==> run G <==
Design cordic_rot_top, start of the top module:
module cordic_rot_top (
    input logic clk,
    input logic rst_n,
    input logic in_valid,
    output logic in_ready,
    input logic signed [15:0] x_start,
    input logic signed [15:0] y_start,
    input logic signed [31:0] angle,
    output logic out_valid,
    input logic out_ready,
    output logic signed [15:0] cosine,
    output logic signed [15:0] sine
);
Settings: LEC_CHECK=0, ABC_AREA=1, CAP_MARGIN=20, CELL_PAD_IN_SITES_DETAIL_PLACEMENT=0, CORE_MARGIN=2, CORE_UTILIZATION=72, CTS_CLUSTER_DIAMETER=27, CTS_CLUSTER_SIZE=13, GPL_TIMING_DRIVEN=1, PLACE_DENSITY_LB_ADDON=0.23, SETUP_SLACK_MARGIN=1.54, SLEW_MARGIN=20, TNS_END_PERCENT=75; clock period 6.81 ns.
run.sh (not shown) runs the stock make flow with config.mk's settings and CLKGATE_MAP_FILE=.
==> inputs of run H, as changes to run G <==
- ABC_AREA: 1 -> not set
- CORE_ASPECT_RATIO: not set -> 1.67
- CORE_UTILIZATION: 72 -> 57
- CTS_CLUSTER_DIAMETER: 27 -> not set
- CTS_CLUSTER_SIZE: 13 -> 64
- GPL_TIMING_DRIVEN: 1 -> 0
- HOLD_SLACK_MARGIN: not set -> 0.02
- PLACE_DENSITY: not set -> 0.81
- PLACE_DENSITY_LB_ADDON: 0.23 -> not set
- SETUP_SLACK_MARGIN: 1.54 -> 0.46
- SLEW_MARGIN: 20 -> 25
==> flow/constraint.sdc (replaced) <==
create_clock -name core_clock -period 4.65 [get_ports {clk}]
set_input_delay 0.9300 -clock core_clock [delete_from_list [all_inputs] [get_ports {clk}]]
set_output_delay 0.9300 -clock core_clock [all_outputs]
set_load 0.01 [all_outputs]
==> comparison table <==
Outcome: run H finished with violations; run G finished with violations
Reasons for failing layout checks: run H setup timing; run G setup timing
Met1 WL: run H 118.6 mm; run G 159.5 mm
Delay of the slowest critical-path stage: run H 580 ps; run G 520 ps
Weighted congestion at the end of routability-driven global placement: run H 1.060; run G 1.045
Hold Crit Class: run H flip-flop to flip-flop; run G input pin to asynchronous set/reset pin
Inst Count DP: run H 15288; run G 20922
Final-layout fill cell count: run H 15798; run G 11481
Register area share after synthesis: run H 27.67%; run G 23.51%
Slew of the pin with the lowest slew margin: run H 1233 ps; run G 1165 ps
Buffer depth of the longest clock path: run H 3; run G 4
Floorplan utilization: run H 57.41%; run G 72.65%
Routed WL: run H 383.0 mm; run G 420.2 mm
Via count of the first global-routing pass: run H 97879; run G 129535
Global router's overall resource usage: run H 39.51%; run G 46.40%
Total cell area at the placement stage: run H 112000 um2; run G 129500 um2
Die Size: run H 190000 um2; run G 177000 um2
Total cells reported by yosys after synthesis: run H 12675; run G 18757
Final WS setup: run H -3047 ps; run G -452.6 ps

==> try-cedar: inputs <==
==> flow/design.v <==
package cordic_pkg;
    localparam int XY_W = 16;
    localparam int ANGLE_W = 32;
    localparam int MAX_ITER = 32;  
    localparam logic signed [31:0] ANG_PI = 32'sh8000_0000;
    localparam logic signed [31:0] ANG_PI_2 = 32'sh4000_0000;
    localparam logic signed [15:0] KINV_Q15 = 16'sd19898;  
    localparam int KINV_SHIFT = 15;
    localparam real PI = 3.14159265358979323846;
    function automatic logic signed [MAX_ITER-1:0] atan_lut(input int unsigned idx);
        case (idx)
          0: atan_lut = 32'sh2000_0000;
          1: atan_lut = 32'sh12E4_051D;
          2: atan_lut = 32'sh09FB_385B;
          3: atan_lut = 32'sh0511_11D4;
          4: atan_lut = 32'sh028B_0D43;
          5: atan_lut = 32'sh0145_77E1;
          6: atan_lut = 32'sh00A2_EC1E;
          7: atan_lut = 32'sh0051_F155;
          8: atan_lut = 32'sh0028_F953;
          9: atan_lut = 32'sh0014_7E6E;
          10: atan_lut = 32'sh000A_7CC8;
          11: atan_lut = 32'sh0005_3E64;
          12: atan_lut = 32'sh0002_9F32;
          13: atan_lut = 32'sh0001_4F99;
          14: atan_lut = 32'sh0000_A7CC;
          15: atan_lut = 32'sh0000_53E6;
          default: atan_lut = 32'sd0;
        endcase
    endfunction
endpackage
module cordic_stage #(
    parameter int XYI = 19,
    parameter int ANGLE_W = 32,
    parameter int I = 0,
    parameter logic MODE = 1'b0  
)(
    input logic clk,
    input logic rst_n,
    input logic ce,
    input logic signed [XYI:0] x_in,
    input logic signed [XYI:0] y_in,
    input logic signed [ANGLE_W-1:0] z_in,
    output logic signed [XYI:0] x_out,
    output logic signed [XYI:0] y_out,
    output logic signed [ANGLE_W-1:0] z_out
);
    typedef enum logic {MODE_ROT = 1'b0, MODE_VEC = 1'b1} cordic_mode_e;
    logic signed [XYI:0] x_shr;
    logic signed [XYI:0] y_shr;
    logic signed [ANGLE_W-1:0] atan_i;
    logic dir;
    always_comb begin
        x_shr = x_in >>> I;
        y_shr = y_in >>> I;
        atan_i = $signed(cordic_pkg::atan_lut(I));
        dir = (MODE == MODE_ROT) ? z_in[ANGLE_W-1] : y_in[XYI];
    end
    always_ff @(posedge clk or negedge rst_n) begin
        if (!rst_n) begin
            x_out <= '0;
            y_out <= '0;
            z_out <= '0;
        end else if (ce) begin
            if (MODE == MODE_ROT) begin
                x_out <= dir ? (x_in + y_shr) : (x_in - y_shr);
                y_out <= dir ? (y_in - x_shr) : (y_in + x_shr);
                z_out <= dir ? (z_in + atan_i) : (z_in - atan_i);
            end else begin
                x_out <= dir ? (x_in - y_shr) : (x_in + y_shr);
                y_out <= dir ? (y_in + x_shr) : (y_in - x_shr);
                z_out <= dir ? (z_in - atan_i) : (z_in + atan_i);
            end
        end
      end
endmodule
module cordic_preproc #(
  parameter int XY_W = 16,
  parameter int XYI = 19,
  parameter int ANGLE_W = 32
)(
  input logic clk,
  input logic rst_n,
  input logic ce,
  input logic load,
  input logic signed [XY_W-1:0] x_in,
  input logic signed [XY_W-1:0] y_in,
  input logic [ANGLE_W-1:0] angle_in,
  output logic signed [XYI:0] x0,
  output logic signed [XYI:0] y0,
  output logic signed [ANGLE_W-1:0] z0
);
  logic signed [ANGLE_W-1:0] ang_s;
  logic [1:0] quadrant;
  logic signed [XYI:0] x_ext, y_ext;
  always_comb begin
    ang_s = $signed(angle_in);
    quadrant = ang_s[ANGLE_W-1 -: 2];
    x_ext = {{(XYI-XY_W+1){x_in[XY_W-1]}}, x_in};
    y_ext = {{(XYI-XY_W+1){y_in[XY_W-1]}}, y_in};
  end
  always_ff @(posedge clk or negedge rst_n) begin
    if (!rst_n) begin
      x0 <= '0;
      y0 <= '0;
      z0 <= '0;
    end else if (ce) begin
      if (load) begin
        unique case (quadrant)
          2'b00, 2'b11: begin
            x0 <= x_ext;
            y0 <= y_ext;
            z0 <= ang_s;
          end
          2'b01: begin
            x0 <= -y_ext;
            y0 <= x_ext;
            z0 <= ang_s - $signed(cordic_pkg::ANG_PI_2);
          end
          2'b10: begin
            x0 <= y_ext;
            y0 <= -x_ext;
            z0 <= ang_s + $signed(cordic_pkg::ANG_PI_2);
          end
        endcase
      end
    end
  end
endmodule
module cordic_rotator #(
    parameter int XY_W = 16,
    parameter int ANGLE_W = 32,
    parameter int ITER = 16,
    parameter int GUARD = 3,
    parameter int GAIN_COMP = 0
)(
    input logic clk,
    input logic rst_n,
    input logic in_valid,
    output logic in_ready,
    input logic signed [XY_W-1:0] x_start,
    input logic signed [XY_W-1:0] y_start,
    input logic signed [ANGLE_W-1:0] angle,
    output logic out_valid,
    input logic out_ready,
    output logic signed [XY_W-1:0] cosine,
    output logic signed [XY_W-1:0] sine
);
    logic stall;
    logic accept;
    assign stall = out_valid && !out_ready;
    assign in_ready = !stall;
    assign accept = in_valid && in_ready;
    logic [ITER:0] vld;
    always_ff @(posedge clk or negedge rst_n) begin
        if (!rst_n) begin
            vld <= '0;
        end else if (!stall) begin
            vld <= {vld[ITER-1:0], accept};
        end
    end
    assign out_valid = vld[ITER];
    localparam int XYI = XY_W + GUARD;
    logic signed [XYI:0] x0;
    logic signed [XYI:0] y0;
    logic signed [ANGLE_W-1:0] z0;
    cordic_preproc #(
        .XY_W(XY_W),
        .XYI(XYI),
        .ANGLE_W(ANGLE_W)
    ) u_preproc (
        .clk(clk),
        .rst_n(rst_n),
        .ce(!stall),
        .load(accept),
        .x_in(x_start),
        .y_in(y_start),
        .angle_in(angle),
        .x0(x0),
        .y0(y0),
        .z0(z0)
    );
    logic signed [XYI:0] x_pipe [0:ITER];
    logic signed [XYI:0] y_pipe [0:ITER];
    logic signed [ANGLE_W-1:0] z_pipe [0:ITER];
    assign x_pipe[0] = x0;
    assign y_pipe[0] = y0;
    assign z_pipe[0] = z0;
    genvar i;
    generate
        for (i = 0; i < ITER; i++) begin : STG
            cordic_stage #(
                .XYI(XYI),
                .ANGLE_W(ANGLE_W),
                .I(i),
                .MODE(1'b0) 
            ) u_stage (
                .clk(clk),
                .rst_n(rst_n),
                .ce(!stall),
                .x_in(x_pipe[i]),
                .y_in(y_pipe[i]),
                .z_in(z_pipe[i]),
                .x_out(x_pipe[i+1]),
                .y_out(y_pipe[i+1]),
                .z_out(z_pipe[i+1])
            );
         end
    endgenerate
    logic signed [XYI:0] cos_raw, sin_raw;
    assign cos_raw = x_pipe[ITER];
    assign sin_raw = y_pipe[ITER];
    localparam int MULT_W = (XYI+1) + 16;
    logic signed [MULT_W-1:0] cos_prod, sin_prod;
    logic signed [XYI:0] cos_sc, sin_sc;
    always_comb begin
        cos_prod = $signed(cos_raw) * $signed(cordic_pkg::KINV_Q15);
        sin_prod = $signed(sin_raw) * $signed(cordic_pkg::KINV_Q15);
        cos_sc = $signed(cos_prod >>> cordic_pkg::KINV_SHIFT);
        sin_sc = $signed(sin_prod >>> cordic_pkg::KINV_SHIFT);
    end
    logic signed [XYI:0] cos_sel, sin_sel;
    always_comb begin
      if (GAIN_COMP) begin
        cos_sel = cos_sc;
        sin_sel = sin_sc;
      end else begin
        cos_sel = cos_raw;
        sin_sel = sin_raw;
      end
    end
    assign cosine = cos_sel[XY_W-1:0];
    assign sine = sin_sel[XY_W-1:0];
endmodule
module cordic_rot_top (
    input logic clk,
    input logic rst_n,
    input logic in_valid,
    output logic in_ready,
    input logic signed [15:0] x_start,
    input logic signed [15:0] y_start,
    input logic signed [31:0] angle,
    output logic out_valid,
    input logic out_ready,
    output logic signed [15:0] cosine,
    output logic signed [15:0] sine
);
    cordic_rotator #(
        .XY_W(16),
        .ANGLE_W(32),
        .ITER(16),
        .GUARD(3),
        .GAIN_COMP(1)
    ) u_rot (
        .clk(clk),
        .rst_n(rst_n),
        .in_valid(in_valid),
        .in_ready(in_ready),
        .x_start(x_start),
        .y_start(y_start),
        .angle(angle),
        .out_valid(out_valid),
        .out_ready(out_ready),
        .cosine(cosine),
        .sine(sine)
    );
endmodule
==> flow/run.sh <==
#!/bin/bash
# the make line also repeats each setting of config.mk as NAME=value (left out here)
make -C /OpenROAD-flow-scripts/flow DESIGN_CONFIG=/design/flow/config.mk WORK_HOME=/design/flow/orfs CLKGATE_MAP_FILE= finish
==> flow/config.mk <==
export PLATFORM = sky130hd
export DESIGN_NAME = cordic_rot_top
export DESIGN_NICKNAME = cordic_rot_top
export VERILOG_FILES = /design/flow/design.v
export SDC_FILE = /design/flow/constraint.sdc
export NUM_CORES = 4
export LEC_CHECK = 0
export CAP_MARGIN = 20
export CELL_PAD_IN_SITES_GLOBAL_PLACEMENT = 1
export CORE_MARGIN = 2
export CORE_UTILIZATION = 40
export CTS_CLUSTER_DIAMETER = 50
export MAX_ROUTING_LAYER = met4
export PLACE_DENSITY_LB_ADDON = 0.19
export SETUP_SLACK_MARGIN = -0.36
export SLEW_MARGIN = 20
==> flow/constraint.sdc <==
create_clock -name core_clock -period 8.5 [get_ports {clk}]
set_input_delay 1.7000 -clock core_clock [delete_from_list [all_inputs] [get_ports {clk}]]
set_output_delay 1.7000 -clock core_clock [all_outputs]
set_load 0.01 [all_outputs]
==> inputs of try-nickel, as changes to try-cedar <==
CELL_PAD_IN_SITES_GLOBAL_PLACEMENT = default   (was 1)
CORE_UTILIZATION = 72   (was 40)
CTS_CLUSTER_DIAMETER = 94   (was 50)
CTS_CLUSTER_SIZE = 23   (was default)
MAX_ROUTING_LAYER = default   (was met4)
PLACE_DENSITY_LB_ADDON = 0.27   (was 0.19)
SETUP_SLACK_MARGIN = 1.2   (was -0.36)
TNS_END_PERCENT = 50   (was default)
==> flow/constraint.sdc (replaced) <==
create_clock -name core_clock -period 4.29 [get_ports {clk}]
set_input_delay 0.8580 -clock core_clock [delete_from_list [all_inputs] [get_ports {clk}]]
set_output_delay 0.8580 -clock core_clock [all_outputs]
set_load 0.01 [all_outputs]
==> out/qor.csv <==
metric;value;unit
outcome;complete, but fails checks;
checkFailReasons;negative setup slack;
clock-skew-final;0.05282;ns
grtUsageTotal;0.2318;
fin_area;118800;sq um
setup_ws;-0.02856;ns
post_drt_wl_per_cell;18.76;um
core-area;264600;sq um
via_count;88660;
die_area;269800;sq um
worstMarginPinSlew;1.007;ns
clock_latency;0.87;ns
setup_violations;4;
# the run above: try-cedar

==> out/qor.csv <==
metric;value;unit
clock-skew-final;0.05002;ns
setup_ws;-3.010;ns
checkFailReasons;negative setup slack;
setup_violations;32;
fin_area;122100;sq um
clock_latency;0.78;ns
worstMarginPinSlew;1.186;ns
outcome;complete, but fails checks;
die_area;150700;sq um
core-area;146100;sq um
# the run above: try-nickel

